==> flow/design.v <==
`timescale 1ns/1ns
module ALU (
    input  logic clk,
    input  logic rst_n,
    input  logic [5:0] alu_op,
    input  logic word,
    input  logic [15:0] a,
    input  logic [15:0] b,
    input  logic cf_in,
    input  logic [4:0] shift_cnt,
    output logic [15:0] result
);
    logic [15:0] a_in, b_in;
    parameter ADD = 6'b000000;
    parameter SUB = 6'b000001;
    parameter CMP = 6'b000010;
    parameter INC = 6'b000011;
    parameter DEC = 6'b000100;
    parameter NEG = 6'b000101;
    parameter AND = 6'b000110;
    parameter OR = 6'b000111;
    parameter XOR = 6'b001000;
    parameter NOT = 6'b001001;
    parameter TEST = 6'b001010;
    parameter SHL = 6'b001011;
    parameter SHR = 6'b001100;
    parameter SAR = 6'b001101;
    parameter ROL = 6'b001110;
    parameter ROR = 6'b001111;
    parameter RCL = 6'b010000;
    parameter RCR = 6'b010001;
    parameter MUL = 6'b010010;
    parameter IMUL = 6'b010011;
    parameter DIV = 6'b010100;
    parameter IDIV = 6'b010101;
    always @(posedge clk or negedge rst_n) begin
        if (!rst_n) begin
            a_in <= 0;
            b_in <= 0;
        end else begin
            case(alu_op)
                ADD: begin
                    result <= a + b;
                end
                SUB: begin
                    result <= a - b;
                end
                CMP: begin
                    result <= a - b;
                end
                INC: begin
                    result <= a + 1;
                end
                DEC: begin
                    result <= a - 1;
                end
                NEG: begin
                    result <= 0 - a;
                end
                AND: begin
                    result <= a & b;
                end
                OR: begin
                    result <= a | b;
                end
                XOR: begin
                    result <= a ^ b;
                end
                NOT: begin
                    result <= ~a;
                end
                TEST: begin
                    result <= a & b;
                end
                SHL: begin
                    result <= a << shift_cnt;
                end
                SHR: begin
                    result <= a >> shift_cnt;
                end
                SAR: begin
                    result <= a >>> shift_cnt;
                end
                ROL: begin
                    result <= {a[15:0], a[15:0]};
                end
                ROR: begin
                    result <= {a[0], a[15:1]};
                end
                RCL: begin
                    result <= {a[15:0], cf_in};
                end
                RCR: begin
                    result <= {cf_in, a[15:0]};
                end
                MUL: begin
                    result <= a * b;    
                end
                IMUL: begin
                    result <= a * b;    
                end
                DIV: begin
                    result <= (b == 16'd0) ? 16'hFFFF : a / b;
                end
                IDIV: begin
                    result <= (b == 16'd0) ? 16'hFFFF : a / b;
                end
            endcase
        end
    end
endmodule
clock: 30.4 ns
lec_check: 0
abc_area: 1
cap_margin: 20
core_margin: 2
core_utilization: 71
cts_cluster_diameter: 393
cts_cluster_size: 98
place_density: 0.42
slew_margin: 20
run.sh (not shown) runs the stock make flow with config.mk's settings and CLKGATE_MAP_FILE=.
The starting point completed and failed the layout checks on negative setup slack.
Change:
CORE_UTILIZATION = 65   (was 71)
CTS_CLUSTER_DIAMETER = not set   (was 393)
CTS_CLUSTER_SIZE = not set   (was 98)
PLACE_DENSITY = not set   (was 0.42)
TNS_END_PERCENT = 5   (was not set)
clock period = 56.3 ns   (was 30.4 ns; I/O delays follow)
After rerunning:
- The new run ran to the end with no violations
- cell area shrinks by roughly a tenth
- critical path depth shrinks by 4
- global-route usage shrinks by 5.6 points
- setup slack improves by 17 ns
- power shrinks by well over a third
Change:
ABC_AREA = not set   (was 1)
CORE_UTILIZATION = 40   (was 65)
TNS_END_PERCENT = not set   (was 5)
clock period = 100.0 ns   (was 56.3 ns; I/O delays follow)
- wire length went up by about 15%
- setup slack gets better by 32 ns
- hold slack gets better by 8.8 ns
Change:
CORE_UTILIZATION = 57   (was 40)
clock period = 34.3 ns   (was 100.0 ns; I/O delays follow)
After rerunning: Worst hold slack degrades by 13 ns; total power increases to 3.1 times its value; sequential share of layout area decreases by 0.15 points; critical path depth rises by 6; cell area came out higher by 5.5%.
Change:
CORE_UTILIZATION = 63   (was 57)
SLEW_MARGIN = 30   (was 20)
clock period = 31.6 ns   (was 34.3 ns; I/O delays follow)
With this change the flow completed, yet does not pass: negative setup slack; count of clock-buffer cells in the layout is unchanged; core utilization climbs by 18 points; clock power climbs by a little under a tenth; routed wire length climbs by about a fifth; total power climbs by about a fifth.


## job 9306
Starts from the design.v that is shown in full above.
Settings: LEC_CHECK=0, CAP_MARGIN=20, CELL_PAD_IN_SITES_GLOBAL_PLACEMENT=1, CORE_ASPECT_RATIO=0.57, CORE_MARGIN=2, CORE_UTILIZATION=40, SLEW_MARGIN=20; clock period 100.0 ns.
Inputs modified between job 9306 and job 4098:
- CELL_PAD_IN_SITES_GLOBAL_PLACEMENT removed (was 1)
- CORE_ASPECT_RATIO removed (was 0.57)
- the clock period (ns, I/O delays scaled along) changed from 100.0 to 52.8
Findings:
- Job 4098 vs job 9306 — switching power share of the total dropped 5.9 points.
- The run showing the greater worst setup slack is job 9306.
- Looking at job 9306 and job 4098, the die area is a wash.
- Min relative slew slack across job 9306 and job 4098: job 4098
- Cell area after placement (job 4098 vs. job 9306) decreases slightly
- Diff job 9306 -> job 4098 | non-clock buffer count | down by a few percent
- Job 4098 against job 9306; logic depth of the worst setup path including buffers is up slightly.
- Job 4098 reports its top routing layer in use as met5 while job 9306 reports met4.
- Job 9306 → job 4098: global-route usage went down 5.2 points, final wirelength fell 14%.
- In the reports for job 9306 and job 4098, the smaller count of placed standard cells in the final layout, fillers left out belongs to job 4098.


// ALU: RTL as listed in full above, without the edits since
export LEC_CHECK = 0
export ABC_AREA = 1
export CAP_MARGIN = 20
export CORE_MARGIN = 2
export CORE_UTILIZATION = 66
export CTS_CLUSTER_DIAMETER = 381
export CTS_CLUSTER_SIZE = 78
export HOLD_SLACK_MARGIN = 0.29
export SLEW_MARGIN = 20
export TNS_END_PERCENT = 5
create_clock -name core_clock -period 56.3 [get_ports {clk}]
Then changed:
- CORE_UTILIZATION: 66 -> 52
- CTS_CLUSTER_DIAMETER: 381 -> default
- CTS_CLUSTER_SIZE: 78 -> default
- HOLD_SLACK_MARGIN: 0.29 -> default
- PLACE_DENSITY: default -> 0.42
- TNS_END_PERCENT: 5 -> default
- clock period: 56.3 -> 46.3 ns (I/O delays scaled with it)
What happened:
- The new run finished clean
- design area rises slightly
- core utilization goes down by 14 points
- wire length goes up by a few percent
- global-route usage fell by 7.4 points
Then changed:
- ABC_AREA: 1 -> default
- CORE_ASPECT_RATIO: default -> 1.96
- CORE_UTILIZATION: 52 -> 60
- PLACE_DENSITY: 0.42 -> default
- clock period: 46.3 -> 100.0 ns (I/O delays scaled with it)
Result: The new run completed without violations. Via count is higher by 4.5%. Worst setup slack gains 39 ns. Final area is lower by 0.57%. Global-route usage is higher by 13 points. Non-clock buffer count is higher by 20. Die area is lower by about 14%. Sequential share of layout area stays flat. Total power is lower by about 45%. Routed wire length is higher by about 20%.
Then changed:
- CELL_PAD_IN_SITES_GLOBAL_PLACEMENT: default -> 2
- CORE_ASPECT_RATIO: 1.96 -> 1.98
- CORE_UTILIZATION: 60 -> 29
- HOLD_SLACK_MARGIN: default -> -0.06
After rerunning:
- wire length came out higher by about a fifth
- global-route usage falls by 19 points
- die size grows by well over a third
- core utilization falls by 33 points
- hold slack is better by 0.0055 ns
- total power came out higher by a few percent
- cell area increases by a few percent


RTL: the design.v shown in full above, as it stands there.
==> flow/config.mk <==
export PLATFORM = sky130hd
export DESIGN_NAME = ALU
export DESIGN_NICKNAME = ALU
export VERILOG_FILES = /design/flow/design.v
export SDC_FILE = /design/flow/constraint.sdc
export NUM_CORES = 4
export LEC_CHECK = 0
export ABC_AREA = 1
export CAP_MARGIN = 20
export CORE_MARGIN = 2
export CORE_UTILIZATION = 66
export CTS_CLUSTER_DIAMETER = 381
export CTS_CLUSTER_SIZE = 74
export HOLD_SLACK_MARGIN = 0.29
export SLEW_MARGIN = 20
export TNS_END_PERCENT = 5
==> flow/constraint.sdc <==
create_clock -name core_clock -period 56.3 [get_ports {clk}]
set_input_delay 11.2600 -clock core_clock [delete_from_list [all_inputs] [get_ports {clk}]]
set_output_delay 11.2600 -clock core_clock [all_outputs]
set_load 0.01 [all_outputs]
The starting point went through all stages and came out clean.
Edit:
--- a/flow/config.mk
+++ b/flow/config.mk
@@ -7,9 +7,5 @@
 export LEC_CHECK = 0
-export ABC_AREA = 1
 export CAP_MARGIN = 20
 export CORE_MARGIN = 2
-export CORE_UTILIZATION = 66
-export CTS_CLUSTER_DIAMETER = 381
-export CTS_CLUSTER_SIZE = 74
-export HOLD_SLACK_MARGIN = 0.29
+export CORE_UTILIZATION = 58
 export SLEW_MARGIN = 20
==> flow/constraint.sdc (replaced) <==
create_clock -name core_clock -period 29.3 [get_ports {clk}]
set_input_delay 5.8600 -clock core_clock [delete_from_list [all_inputs] [get_ports {clk}]]
set_output_delay 5.8600 -clock core_clock [all_outputs]
set_load 0.01 [all_outputs]
With this change the flow completed, yet does not pass: setup timing. Setup slack degrades by 19 ns. Synthesized area went down by about 1.2%. Synthesized cell count fell by about 15%.
Edit:
--- a/flow/config.mk
+++ b/flow/config.mk
@@ -9,4 +9,3 @@
 export CORE_MARGIN = 2
-export CORE_UTILIZATION = 58
+export CORE_UTILIZATION = 25
 export SLEW_MARGIN = 20
-export TNS_END_PERCENT = 5
==> flow/constraint.sdc (replaced) <==
create_clock -name core_clock -period 52.8 [get_ports {clk}]
set_input_delay 10.5600 -clock core_clock [delete_from_list [all_inputs] [get_ports {clk}]]
set_output_delay 10.5600 -clock core_clock [all_outputs]
set_load 0.01 [all_outputs]
Effect:
- This time the run passed the timing, DRC and antenna checks
- combinational power falls by well over a third
- die size rises by well over a third
- worst setup slack is better by 13 ns
Edit:
--- a/flow/config.mk
+++ b/flow/config.mk
@@ -9,3 +9,4 @@
 export CORE_MARGIN = 2
-export CORE_UTILIZATION = 25
+export CORE_UTILIZATION = 68
+export SETUP_SLACK_MARGIN = -2.0
 export SLEW_MARGIN = 20
==> flow/constraint.sdc (replaced) <==
create_clock -name core_clock -period 29.3 [get_ports {clk}]
set_input_delay 5.8600 -clock core_clock [delete_from_list [all_inputs] [get_ports {clk}]]
set_output_delay 5.8600 -clock core_clock [all_outputs]
set_load 0.01 [all_outputs]
- The changed run aborted during 5_1_grt (GRT-0232)
- die size goes down by 62%
- synthesized cell count is unchanged
- synthesized area is unchanged
Edit:
--- a/flow/config.mk
+++ b/flow/config.mk
@@ -9,3 +9,4 @@
 export CORE_MARGIN = 2
-export CORE_UTILIZATION = 68
+export CORE_UTILIZATION = 65
+export CTS_CLUSTER_DIAMETER = 339
 export SETUP_SLACK_MARGIN = -2.0
==> flow/constraint.sdc (replaced) <==
create_clock -name core_clock -period 30.6 [get_ports {clk}]
set_input_delay 6.1200 -clock core_clock [delete_from_list [all_inputs] [get_ports {clk}]]
set_output_delay 6.1200 -clock core_clock [all_outputs]
set_load 0.01 [all_outputs]
With this change the flow completed, yet does not pass: setup timing. Die area rose by 4.5%. Area after synthesis does not change. Synthesized cell count does not change.
Edit:
--- a/flow/config.mk
+++ b/flow/config.mk
@@ -9,5 +9,3 @@
 export CORE_MARGIN = 2
-export CORE_UTILIZATION = 65
-export CTS_CLUSTER_DIAMETER = 339
-export SETUP_SLACK_MARGIN = -2.0
+export CORE_UTILIZATION = 50
 export SLEW_MARGIN = 20
==> flow/constraint.sdc (replaced) <==
create_clock -name core_clock -period 52.8 [get_ports {clk}]
set_input_delay 10.5600 -clock core_clock [delete_from_list [all_inputs] [get_ports {clk}]]
set_output_delay 10.5600 -clock core_clock [all_outputs]
set_load 0.01 [all_outputs]
Outcome: With this change the flow finished clean. Clock-buffer cell count stays the same. Setup slack improved by 11 ns. Combinational power went down by about 50%.
Power is estimated from default activity; no workload was simulated.
